job 9050:
==> flow/design.v (excerpt) <==
module alu_unit (
    input  wire        clk,
    input  wire        rst,
    input  wire        in_valid,
    output wire        in_ready,
    input  wire [ 4:0] in_op,
    input  wire [31:0] in_a,
    input  wire [31:0] in_b,
    output reg         out_valid,
    output reg  [31:0] out_result,
    output reg         out_exc
);
clock: 31.9 ns
lec_check: 0
abc_area: 1
cap_margin: 20
core_margin: 2
core_utilization: 72
cts_cluster_diameter: 255
cts_cluster_size: 74
place_density: 0.95
setup_slack_margin: 3.52
slew_margin: 20
run.sh (not shown) runs the stock make flow with config.mk's settings and CLKGATE_MAP_FILE=.
Job 9050: it failed during detailed placement, and the tool reported DPL-0033.
Inputs modified between job 9050 and job 2835:
-- flow/config.mk --
<<< job 9050, line 8
export ABC_AREA = 1
>>> job 2835, line 8
<<< job 9050, line 11
export CORE_UTILIZATION = 72
export CTS_CLUSTER_DIAMETER = 255
export CTS_CLUSTER_SIZE = 74
export PLACE_DENSITY = 0.95
export SETUP_SLACK_MARGIN = 3.52
>>> job 2835, line 10
export CORE_UTILIZATION = 40
export MAX_ROUTING_LAYER = met4
export MIN_ROUTING_LAYER = met2
==> flow/constraint.sdc <==
create_clock -name core_clock -period 64.0 [get_ports {clk}]
set_input_delay 12.8000 -clock core_clock [delete_from_list [all_inputs] [get_ports {clk}]]
set_output_delay 12.8000 -clock core_clock [all_outputs]
set_load 0.01 [all_outputs]
Findings:
On share of the synthesized netlist area taken by xor and xnor gates: between job 9050 and job 2835, it ends up higher for job 2835. Synthesized cell count (job 9050 / job 2835): 1.16. Max post-synthesis instance area across job 9050 and job 2835: job 9050. Job 2835 vs. job 9050: multiplexer fraction of the synthesized cell area increased by 3.3 points relative to the old numbers, routability-driven placement congestion ratio decreased by 5.8% relative to the old numbers, synthesized area divided by synthesized cell count increased by about 13% relative to the old numbers, adder-cell share of the synthesized area increased by 0.76 points relative to the old numbers, overall die height increased by 32% relative to the old numbers. Job 2835 did not finish; a tool error ended it in global routing. Synthesized-area fraction occupied by ao, oa, aoi and oai cells, job 9050 and job 2835: smaller value in job 9050. In job 2835, the simple-gate portion of the synthesized area came out 6.3 points below the value in job 9050.
> inputs changed (job 2835 -> job 6473)
-- flow/config.mk --
<<< job 2835, line 10
export CORE_UTILIZATION = 40
>>> job 6473, line 10
export CORE_UTILIZATION = 70
export CTS_CLUSTER_DIAMETER = 134
<<< job 2835, line 12
export MIN_ROUTING_LAYER = met2
>>> job 6473, line 13
export PLACE_DENSITY = 0.6
==> flow/constraint.sdc <==
create_clock -name core_clock -period 48.1 [get_ports {clk}]
set_input_delay 9.6200 -clock core_clock [delete_from_list [all_inputs] [get_ports {clk}]]
set_output_delay 9.6200 -clock core_clock [all_outputs]
set_load 0.01 [all_outputs]
### Flow results
As the logs show, job 6473 stopped at clock tree synthesis after a tool error, so it never reached the end of the flow. Against job 2835, worst setup slack before clock tree synthesis in job 6473 came out worse. In the flow results for job 2835 and job 6473, the die outline height is larger on job 2835. The run showing the smaller row count is job 6473. In job 6473, the floorplan-stage core utilization came out 30 points above the value in job 2835. In the metrics for job 2835 and job 6473, the one carrying the lower number of placed instances, taps included is job 6473. Overall die width is higher on job 2835. From job 2835 to job 6473 the numbers moved as follows: die area has decreased, placeable core region went down about 43%.
[inputs] job 6972 vs job 6473
-- flow/config.mk --
<<< job 6473, line 10
export CORE_UTILIZATION = 70
export CTS_CLUSTER_DIAMETER = 134
export MAX_ROUTING_LAYER = met4
>>> job 6972, line 10
export CORE_UTILIZATION = 52
export CTS_CLUSTER_DIAMETER = 363
export CTS_CLUSTER_SIZE = 99
==> flow/constraint.sdc <==
create_clock -name core_clock -period 54.7 [get_ports {clk}]
set_input_delay 10.9400 -clock core_clock [delete_from_list [all_inputs] [get_ports {clk}]]
set_output_delay 10.9400 -clock core_clock [all_outputs]
set_load 0.01 [all_outputs]
## What came out
- Status job 6972: flow complete, layout not clean - setup timing
- On core utilization at floorplan, the higher figure sits with job 6473, not job 6972.
- Changes observed in job 6972 relative to job 6473: adder and majority gate portion of the synthesized area did not really move, height of the die increased 16%, routability congestion estimate now smaller.
- Job 6473 → job 6972: area of the core picked up an extra 35%; die area picked up an extra 34%; worst slack at placement picked up an extra 8.59 ns.
- Number of cell rows in job 6972 is 17% above job 6473.

The RTL this note starts from:
==> flow/design.v <==
module ALU (
    input wire [4:0] ALUOp,
    input wire [31:0] A,
    input wire [31:0] B,
    output wire [31:0] Result,
    output wire ALUExp
);
  wire [31:0] add_sub_res;
  wire [31:0] slt_res;
  wire [31:0] sltu_res;
  wire [31:0] and_res;
  wire [31:0] nor_res;
  wire [31:0] or_res;
  wire [31:0] xor_res;
  wire [31:0] sll_res;
  wire [31:0] sr_res;
  wire [31:0] lui_res;
  wire [31:0] mul_res;   
  wire [31:0] andn_res;
  wire [31:0] orn_res;
  wire [63:0] sr64_result;
  wire [63:0] mul64_res;   
  wire [31:0] div_res;   
  wire        add_ovf;
  wire        sub_ovf;
  wire        div_exc;
  wire        add_exc;
  wire        sub_exc;
  wire [31:0] adder_a;
  wire [31:0] adder_b;
  wire        adder_cin;
  wire [31:0] adder_res;
  wire        adder_cout;
  assign adder_a = A;
  assign adder_b = (ALUOp == 5'b00001 | ALUOp == 5'b00010 | ALUOp == 5'b00011) ? ~B : B;
  assign adder_cin = (ALUOp == 5'b00001 | ALUOp == 5'b00010 | ALUOp == 5'b00011) ? 1'b1 : 1'b0;
  assign {adder_cout, adder_res} = adder_a + adder_b + adder_cin;
  assign add_sub_res = adder_res;
  assign add_exc = (adder_a[31] ~^ adder_b[31]) & (adder_a[31] ^ adder_res[31]);
  assign sub_exc = (adder_a[31] ~^ adder_b[31]) & (adder_a[31] ^ adder_res[31]);
  assign add_ovf = add_exc;
  assign sub_ovf = sub_exc;
  assign slt_res = {31'b0, ((A[31] & ~B[31]) | ((A[31] ~^ B[31]) & adder_res[31]))};
  assign sltu_res = {31'b0, ~adder_cout};
  assign and_res = A & B;
  assign or_res = A | B;
  assign andn_res = A & ~B;
  assign orn_res = A | ~B;
  assign nor_res = ~(A | B);
  assign xor_res = A ^ B;
  assign lui_res = B;
  assign sll_res = A << B[4:0];
  assign sr64_result = {{32{(ALUOp == 5'b01010) & A[31]}}, A[31:0]} >> B[4:0];
  assign sr_res = sr64_result[31:0];
  assign mul64_res = A * B;
  assign mul_res = mul64_res[31:0];
  assign div_res = (B == 32'b0) ? 32'b0 : A / B;
  assign div_exc = (B == 32'b0);
  assign Result = ({32{ALUOp == 5'b00000}}   & add_sub_res
                  |{32{ALUOp == 5'b00001}}   & add_sub_res
                  |{32{ALUOp == 5'b00010}}   & slt_res
                  |{32{ALUOp == 5'b00011}}  & sltu_res
                  |{32{ALUOp == 5'b00100}}   & and_res
                  |{32{ALUOp == 5'b00101}}   & nor_res
                  |{32{ALUOp == 5'b00110}}    & or_res
                  |{32{ALUOp == 5'b00111}}   & xor_res
                  |{32{ALUOp == 5'b01000}}   & sll_res
                  |{32{ALUOp == 5'b01001}}   & sr_res
                  |{32{ALUOp == 5'b01010}}   & sr_res
                  |{32{ALUOp == 5'b01011}}   & lui_res
                  |{32{ALUOp == 5'b01100}}  & andn_res
                  |{32{ALUOp == 5'b01101}}   & orn_res
                  |{32{ALUOp == 5'b01110}}   & mul_res
                  |{32{ALUOp == 5'b01111}}   & div_res
                  |{32{ALUOp == 5'b00000}} & 32'b0);
  assign ALUExp = ({1{ALUOp == 5'b00000}}    & add_ovf
                  |{1{ALUOp == 5'b00001}}    & sub_ovf
                  |{1{ALUOp == 5'b01111}}    & div_exc);
endmodule
module alu_unit (
    input  wire        clk,
    input  wire        rst,
    input  wire        in_valid,
    output wire        in_ready,
    input  wire [ 4:0] in_op,
    input  wire [31:0] in_a,
    input  wire [31:0] in_b,
    output reg         out_valid,
    output reg  [31:0] out_result,
    output reg         out_exc
);
  reg        v1;
  reg [ 4:0] op1;
  reg [31:0] a1;
  reg [31:0] b1;
  wire [31:0] alu_res;
  wire        alu_exc;
  assign in_ready = 1'b1;
  ALU u_alu (
      .ALUOp (op1),
      .A     (a1),
      .B     (b1),
      .Result(alu_res),
      .ALUExp(alu_exc)
  );
  always @(posedge clk) begin
    if (rst) begin
      v1        <= 1'b0;
      out_valid <= 1'b0;
    end else begin
      v1        <= in_valid;
      out_valid <= v1;
    end
    op1        <= in_op;
    a1         <= in_a;
    b1         <= in_b;
    out_result <= alu_res;
    out_exc    <= alu_exc;
  end
endmodule
make LEC_CHECK=0 CAP_MARGIN=20 CORE_MARGIN=2 CORE_UTILIZATION=70 CTS_CLUSTER_DIAMETER=134 HOLD_SLACK_MARGIN=-0.09 MAX_ROUTING_LAYER=met4 PLACE_DENSITY=0.6 SETUP_SLACK_MARGIN=2.46 SLEW_MARGIN=20 finish   # period 48.1 ns
The baseline never finished: it broke off in clock tree synthesis (4_1_cts).
==> next run, changes <==
CORE_UTILIZATION = 40   (was 70)
CTS_CLUSTER_DIAMETER = not set   (was 134)
HOLD_SLACK_MARGIN = not set   (was -0.09)
MAX_ROUTING_LAYER = not set   (was met4)
SETUP_SLACK_MARGIN = not set   (was 2.46)
clock period = 63.2 ns   (was 48.1 ns; I/O delays follow)
=> With this change the flow finished clean; die area went up by well over a third; area after synthesis stays the same; synthesized cell count does not change.
==> next run, changes <==
CORE_UTILIZATION = 27   (was 40)
Global-route usage went down by 12 points. Routed wire length went up by a few percent. Clock skew stays flat. Worst setup slack gains 0.32 ns. Worst hold slack is about the same. Combinational power went down slightly. Final cell count went up by a few percent. Count of clock-buffer cells in the layout went up by 1.
==> next run, changes <==
CORE_UTILIZATION = 68   (was 27)
CTS_CLUSTER_SIZE = 35   (was not set)
PLACE_DENSITY = not set   (was 0.6)
SETUP_SLACK_MARGIN = 3.52   (was not set)
clock period = 31.9 ns   (was 63.2 ns; I/O delays follow)
After rerunning: Now the flow ended with an error in clock tree synthesis (4_1_cts) with DPL-0038; die area shrinks by well over a third; synthesized cell count stays the same; area after synthesis does not change.
==> next run, changes <==
ABC_AREA = 1   (was not set)
CORE_UTILIZATION = 66   (was 68)
CTS_CLUSTER_DIAMETER = 206   (was not set)
CTS_CLUSTER_SIZE = not set   (was 35)
HOLD_SLACK_MARGIN = 0.29   (was not set)
PLACE_DENSITY = 0.6   (was not set)
SETUP_SLACK_MARGIN = not set   (was 3.52)
clock period = 64.0 ns   (was 31.9 ns; I/O delays follow)
=>
- The changed run finished but failed the layout checks on negative setup slack
- synthesized cell count went up by 16%
- die size went up by 5.3%
- area after synthesis went up by 2.3%
==> next run, changes <==
CAP_MARGIN = 40   (was 20)
CELL_PAD_IN_SITES_DETAIL_PLACEMENT = 2   (was not set)
CORE_MARGIN = 8   (was 2)
CORE_UTILIZATION = 69   (was 66)
CTS_CLUSTER_DIAMETER = not set   (was 206)
CTS_CLUSTER_SIZE = 42   (was not set)
GPL_ROUTABILITY_DRIVEN = 0   (was not set)
HOLD_SLACK_MARGIN = not set   (was 0.29)
MAX_ROUTING_LAYER = met4   (was not set)
MIN_ROUTING_LAYER = met2   (was not set)
SLEW_MARGIN = 30   (was 20)
What happened:
- Now the flow did not get past detailed placement (3_5_place_dp) on DPL-0033
- area after synthesis stays the same
- die area grows by about 4%
- synthesized cell count does not change

## run 1
Starts from the design.v that is shown in full above.
clock: 84.3 ns
lec_check: 0
cap_margin: 0
cell_pad_in_sites_global_placement: 3
core_margin: 2
core_utilization: 29
cts_cluster_diameter: 105
cts_cluster_size: 48
gpl_routability_driven: 1
gpl_timing_driven: 0
hold_slack_margin: 0.1
max_routing_layer: met4
min_routing_layer: met2
place_density_lb_addon: 0.21
slew_margin: 35
tns_end_percent: 20
Flow for run 1 halted at global routing, error code GRT-0232.
### run 1 -> run 2
- clearing MAX_ROUTING_LAYER, which used to be met4
- swapping 48 for 33 in CTS_CLUSTER_SIZE
- clearing PLACE_DENSITY_LB_ADDON, which used to be 0.21
- clearing GPL_TIMING_DRIVEN, which used to be 0
- putting SETUP_SLACK_MARGIN at 3.52 where nothing was set
- swapping 0 for 20 in CAP_MARGIN
- clearing GPL_ROUTABILITY_DRIVEN, which used to be 1
- swapping 35 for 20 in SLEW_MARGIN
- clearing TNS_END_PERCENT, which used to be 20
- swapping 29 for 71 in CORE_UTILIZATION
- clearing HOLD_SLACK_MARGIN, which used to be 0.1
- clearing CTS_CLUSTER_DIAMETER, which used to be 105
- clearing MIN_ROUTING_LAYER, which used to be met2
- clearing CELL_PAD_IN_SITES_GLOBAL_PLACEMENT, which used to be 3
- swapping 84.3 for 31.9 in the clock period (ns, I/O delays scaled along)
### Flow results
Run 2: aborted in clock tree synthesis (tool error)
As far as share of synthesized registers carrying an async set or reset goes, run 2 and run 1 are indistinguishable; the numbers are identical.
Run 2 -> run 1: share of the synthesized netlist area taken by xor and xnor gates delta 0, exact match
Die size: run 2 better than run 1
What run 2 reported for total core area has to be multiplied by 2.5 to get the figure for run 1.
What run 1 reported for width of the chip has to be multiplied by 0.64 to get the figure for run 2.
Between run 1 and run 2, the die outline height is higher for run 1.
The count of placed standard cells including taps of run 2 is higher than that of run 1.
Row number of placement rows: run 2 lower / run 1 higher
The floorplan core density of run 2 is higher than that of run 1.
> inputs changed (run 2 -> run 3)
- a change of CTS_CLUSTER_SIZE from 33 to 100
- a change of CORE_UTILIZATION from 71 to 46
- an added CTS_CLUSTER_DIAMETER of 333
- a deleted SETUP_SLACK_MARGIN that had been 3.52
- a change of SLEW_MARGIN from 20 to 5
- a change of the clock period (ns, I/O delays scaled along) from 31.9 to 64.0
Notes after the runs:
Going from run 2 to run 3, placed instance count went down; vertical die size went up.
Compared with run 2, in run 3 standard-cell row count increased 25, die area increased 42000 um^2, cell count after synthesis essentially unchanged, cell area after placement decreased about 7%, total core area increased 55%.
Run 3 went all the way through synthesis, placement and routing and the layout is clean on timing, DRC and antenna.
When run 3 is measured against run 2, its floorplan die width turns out 24% higher.
## Diff of input files: run 4 against run 3
- setting PLACE_DENSITY to 0.6 for the first time
- changing CTS_CLUSTER_SIZE from 100 to 97
- changing CAP_MARGIN from 20 to 30
- changing CTS_CLUSTER_DIAMETER from 333 to 391
- setting TNS_END_PERCENT to 20 for the first time
- changing CORE_MARGIN from 2 to 4
- changing SLEW_MARGIN from 5 to 20
- changing CORE_UTILIZATION from 46 to 30
From run 4 to run 3, number of failing hold endpoints at the final stage did not move at all.
Looking at run 4 and run 3, the register fraction of the total cell area is a wash.
Compared with run 3, run 4 improves total internal power.
Final core area utilization is higher on run 3
| layout overhead on the synthesized area | lower: run 3 |
Inputs modified between run 4 and run 5:
- CAP_MARGIN: 30 -> 20
- MIN_ROUTING_LAYER: unset -> met2
- SLEW_MARGIN: 20 -> 35
- MAX_ROUTING_LAYER: unset -> met4
- CTS_CLUSTER_SIZE: 97 -> unset
- CORE_ASPECT_RATIO: unset -> 0.69
- TNS_END_PERCENT: 20 -> 50
- HOLD_SLACK_MARGIN: unset -> 0.16
- SETUP_SLACK_MARGIN: unset -> 5.0
- CORE_UTILIZATION: 30 -> 27
- PLACE_DENSITY: 0.6 -> unset
- CELL_PAD_IN_SITES_DETAIL_PLACEMENT: unset -> 0
- CTS_CLUSTER_DIAMETER: 391 -> 102
- CORE_MARGIN: 4 -> 8
- GPL_ROUTABILITY_DRIVEN: unset -> 1
Findings:
Run status, run 5: aborted in global routing, error GRT-0116
Run 4 ran to completion and came out clean on the timing, design-rule and antenna checks.
Comparing run 4 with run 5, the area after synthesis came out essentially unchanged.
Any difference in register area share after synthesis between run 5 and run 4 is small enough to ignore.
Between run 5 and run 4, minimum setup slack after placement is higher for run 4, run 5 comes in under that.
Run 5: x dimension of the die 28% above run 4
Summary of run 5 over run 4: floorplan die area +about 15%; adder and majority cell fraction of the synthesized area ~0 delta; post-detailed-placement half-perimeter wirelength +42%; summed standard-cell area reported by yosys ~0 delta.
--- input diff run 5..run 6 ---
- clearing TNS_END_PERCENT, which used to be 50
- clearing CORE_ASPECT_RATIO, which used to be 0.69
- clearing CTS_CLUSTER_DIAMETER, which used to be 102
- swapping 27 for 40 in CORE_UTILIZATION
- clearing SETUP_SLACK_MARGIN, which used to be 5.0
- swapping 8 for 2 in CORE_MARGIN
- swapping 20 for 10 in CAP_MARGIN
- putting ABC_AREA at 1 where nothing was set
- swapping 35 for 30 in SLEW_MARGIN
- putting CTS_CLUSTER_SIZE at 42 where nothing was set
- putting PLACE_DENSITY at 0.6 where nothing was set
- clearing HOLD_SLACK_MARGIN, which used to be 0.16
- swapping 1 for 0 in GPL_ROUTABILITY_DRIVEN
- swapping 0 for 2 in CELL_PAD_IN_SITES_DETAIL_PLACEMENT
--- outcome ---
- Against run 5 as the reference, run 6 delivers a higher floorplan-stage core utilization.
- Per the comparison of run 6 with run 5, distinct cell type count of the synthesized netlist went down 11; average instance area after synthesis saw a decrease; area share of xor/xnor cells in the synthesized design fell 0.67 points; synthesized area shows an increase of 2.3%.
- Share of synthesized area spent on multiplexers sits lower in run 6 than in run 5.
- For the adder-cell area share of the yosys netlist, run 6 came in 0.76 points lower than run 5 did.
- detailed placement: run 6 exited with error
- Area figure in the yosys stat output sits higher in run 6 than in run 5.
- Gate count of the mapped netlist, run 5 and run 6: higher on run 6
Power figures rest on the tool's default switching activity, not on a simulated workload.
